Design Mesh, start of the top module:
module Mesh( 
  input         clock, 
  input  [7:0]  io_in_a_0_0, 
  input  [7:0]  io_in_a_1_0, 
  input  [7:0]  io_in_a_2_0, 
  input  [7:0]  io_in_a_3_0, 
  input  [7:0]  io_in_d_0_0, 
  input  [7:0]  io_in_d_1_0, 
  input  [7:0]  io_in_d_2_0, 
  input  [7:0]  io_in_d_3_0, 
  input  [15:0]  io_in_b_0_0, 
  input  [15:0]  io_in_b_1_0, 
  input  [15:0]  io_in_b_2_0, 
  input  [15:0]  io_in_b_3_0, 
  input         io_in_control_0_0_propagate, 
  input         io_in_control_1_0_propagate, 
  input         io_in_control_2_0_propagate, 
  input         io_in_control_3_0_propagate, 
  output reg [15:0] io_out_c_0_0, 
  output reg [15:0] io_out_c_1_0, 
  output reg [15:0] io_out_c_2_0, 
  output reg [15:0] io_out_c_3_0
 );
  wire  mesh_0_0_clock; 		  			
  wire [7:0] mesh_0_0_io_in_a_0;  			
  wire [7:0] mesh_0_0_io_in_b_0; 			
  wire [15:0] mesh_0_0_io_in_d_0; 			
  wire  mesh_0_0_io_in_control_0_propagate; 
  wire [7:0] mesh_0_0_io_out_a_0; 			
  wire [15:0] mesh_0_0_io_out_c_0;			
  wire [7:0] mesh_0_0_io_out_b_0;			
  wire  mesh_0_0_io_out_control_0_propagate;
  wire  mesh_0_1_clock; 
  wire [7:0] mesh_0_1_io_in_a_0; 
  wire [7:0] mesh_0_1_io_in_b_0;
  wire [15:0] mesh_0_1_io_in_d_0;
  wire  mesh_0_1_io_in_control_0_propagate; 
  wire [7:0] mesh_0_1_io_out_a_0; 
  wire [15:0] mesh_0_1_io_out_c_0;
  wire [7:0] mesh_0_1_io_out_b_0;
  wire  mesh_0_1_io_out_control_0_propagate; 
  wire  mesh_0_2_clock; 			
  wire [7:0] mesh_0_2_io_in_a_0; 	
  wire [7:0] mesh_0_2_io_in_b_0; 	
  wire [15:0] mesh_0_2_io_in_d_0; 	
  wire  mesh_0_2_io_in_control_0_propagate; 
  wire [7:0] mesh_0_2_io_out_a_0; 
  wire [15:0] mesh_0_2_io_out_c_0;
  wire [7:0] mesh_0_2_io_out_b_0;
  wire  mesh_0_2_io_out_control_0_propagate; 
  wire  mesh_0_3_clock; 		 
  ...
For scale: roughly 10000 cells after synthesis, about 1100 flip-flops.
==> flow/config.mk <==
export PLATFORM = sky130hd
export DESIGN_NAME = Mesh
export DESIGN_NICKNAME = Mesh
export VERILOG_FILES = /design/flow/design.v
export SDC_FILE = /design/flow/constraint.sdc
export NUM_CORES = 4
export LEC_CHECK = 0
export ABC_AREA = 1
export CAP_MARGIN = 20
export CORE_MARGIN = 2
export CORE_UTILIZATION = 71
export CTS_CLUSTER_DIAMETER = 270
export PLACE_DENSITY_LB_ADDON = 0.1
export SLEW_MARGIN = 20
export TNS_END_PERCENT = 5
==> flow/constraint.sdc <==
create_clock -name core_clock -period 3.44 [get_ports {clock}]
set_input_delay 0.6880 -clock core_clock [delete_from_list [all_inputs] [get_ports {clock}]]
set_output_delay 0.6880 -clock core_clock [all_outputs]
set_load 0.01 [all_outputs]
run.sh (not shown) runs the stock make flow with config.mk's settings and CLKGATE_MAP_FILE=.
The first run completed, yet does not pass: negative setup slack.
Edit:
==> flow/config.mk (replaced) <==
export PLATFORM = sky130hd
export DESIGN_NAME = Mesh
export DESIGN_NICKNAME = Mesh
export VERILOG_FILES = /design/flow/design.v
export SDC_FILE = /design/flow/constraint.sdc
export NUM_CORES = 4
export LEC_CHECK = 0
export CAP_MARGIN = 20
export CORE_MARGIN = 2
export CORE_UTILIZATION = 65
export SETUP_SLACK_MARGIN = 0.83
export SLEW_MARGIN = 20
==> flow/constraint.sdc (replaced) <==
create_clock -name core_clock -period 3.52 [get_ports {clock}]
set_input_delay 0.7040 -clock core_clock [delete_from_list [all_inputs] [get_ports {clock}]]
set_output_delay 0.7040 -clock core_clock [all_outputs]
set_load 0.01 [all_outputs]
The changed run reached the layout checks and failed them: negative setup slack.
Global-route usage went down by 9.5 points.
Via count went down by about 24%.
Wire length went down by about 20%.
Cell count went down by about 20%.
Sequential share of layout area barely changes.
Die size went up by about 4.4%.
Core utilization went down by 3.9 points.
Fmax went up by 3.7%.
Register-to-register slack gains 250 ps.
Edit:
--- a/flow/config.mk
+++ b/flow/config.mk
@@ -9,4 +9,5 @@
 export CORE_MARGIN = 2
-export CORE_UTILIZATION = 65
-export SETUP_SLACK_MARGIN = 0.83
+export CORE_UTILIZATION = 72
+export CTS_CLUSTER_SIZE = 55
+export PLACE_DENSITY = 0.65
 export SLEW_MARGIN = 20
==> flow/constraint.sdc (replaced) <==
create_clock -name core_clock -period 2.82 [get_ports {clock}]
set_input_delay 0.5640 -clock core_clock [delete_from_list [all_inputs] [get_ports {clock}]]
set_output_delay 0.5640 -clock core_clock [all_outputs]
set_load 0.01 [all_outputs]
The changed run reached the layout checks and failed them: negative setup slack.
Routed wire length goes up by well over a third.
Register-to-register slack degrades by 1700 ps.
Setup slack gets worse by 1700 ps.
Edit:
--- a/flow/config.mk
+++ b/flow/config.mk
@@ -10,4 +10,5 @@
 export CORE_UTILIZATION = 72
-export CTS_CLUSTER_SIZE = 55
+export CTS_CLUSTER_SIZE = 75
 export PLACE_DENSITY = 0.65
+export SETUP_SLACK_MARGIN = 0.34
 export SLEW_MARGIN = 20
==> flow/constraint.sdc (replaced) <==
create_clock -name core_clock -period 4.5 [get_ports {clock}]
set_input_delay 0.9000 -clock core_clock [delete_from_list [all_inputs] [get_ports {clock}]]
set_output_delay 0.9000 -clock core_clock [all_outputs]
set_load 0.01 [all_outputs]
The changed run completed and failed the layout checks on negative setup slack.
Routed wire length drops by 29%.
Worst setup slack improves by 2400 ps.
Via count drops by 15%.
Edit:
--- a/flow/config.mk
+++ b/flow/config.mk
@@ -10,5 +10,4 @@
 export CORE_UTILIZATION = 72
-export CTS_CLUSTER_SIZE = 75
+export CTS_CLUSTER_SIZE = 57
 export PLACE_DENSITY = 0.65
-export SETUP_SLACK_MARGIN = 0.34
 export SLEW_MARGIN = 20
==> flow/constraint.sdc (replaced) <==
create_clock -name core_clock -period 3.45 [get_ports {clock}]
set_input_delay 0.6900 -clock core_clock [delete_from_list [all_inputs] [get_ports {clock}]]
set_output_delay 0.6900 -clock core_clock [all_outputs]
set_load 0.01 [all_outputs]
Result:
- The new run finished with negative setup slack left
- clock skew is about the same
- final area rises by 3.5%
- hold slack barely changes
- final cell count rises by 3.4%
- die area stays the same
- synthesized cell count stays the same
- synthesized area stays the same
- wire length rises by 28%
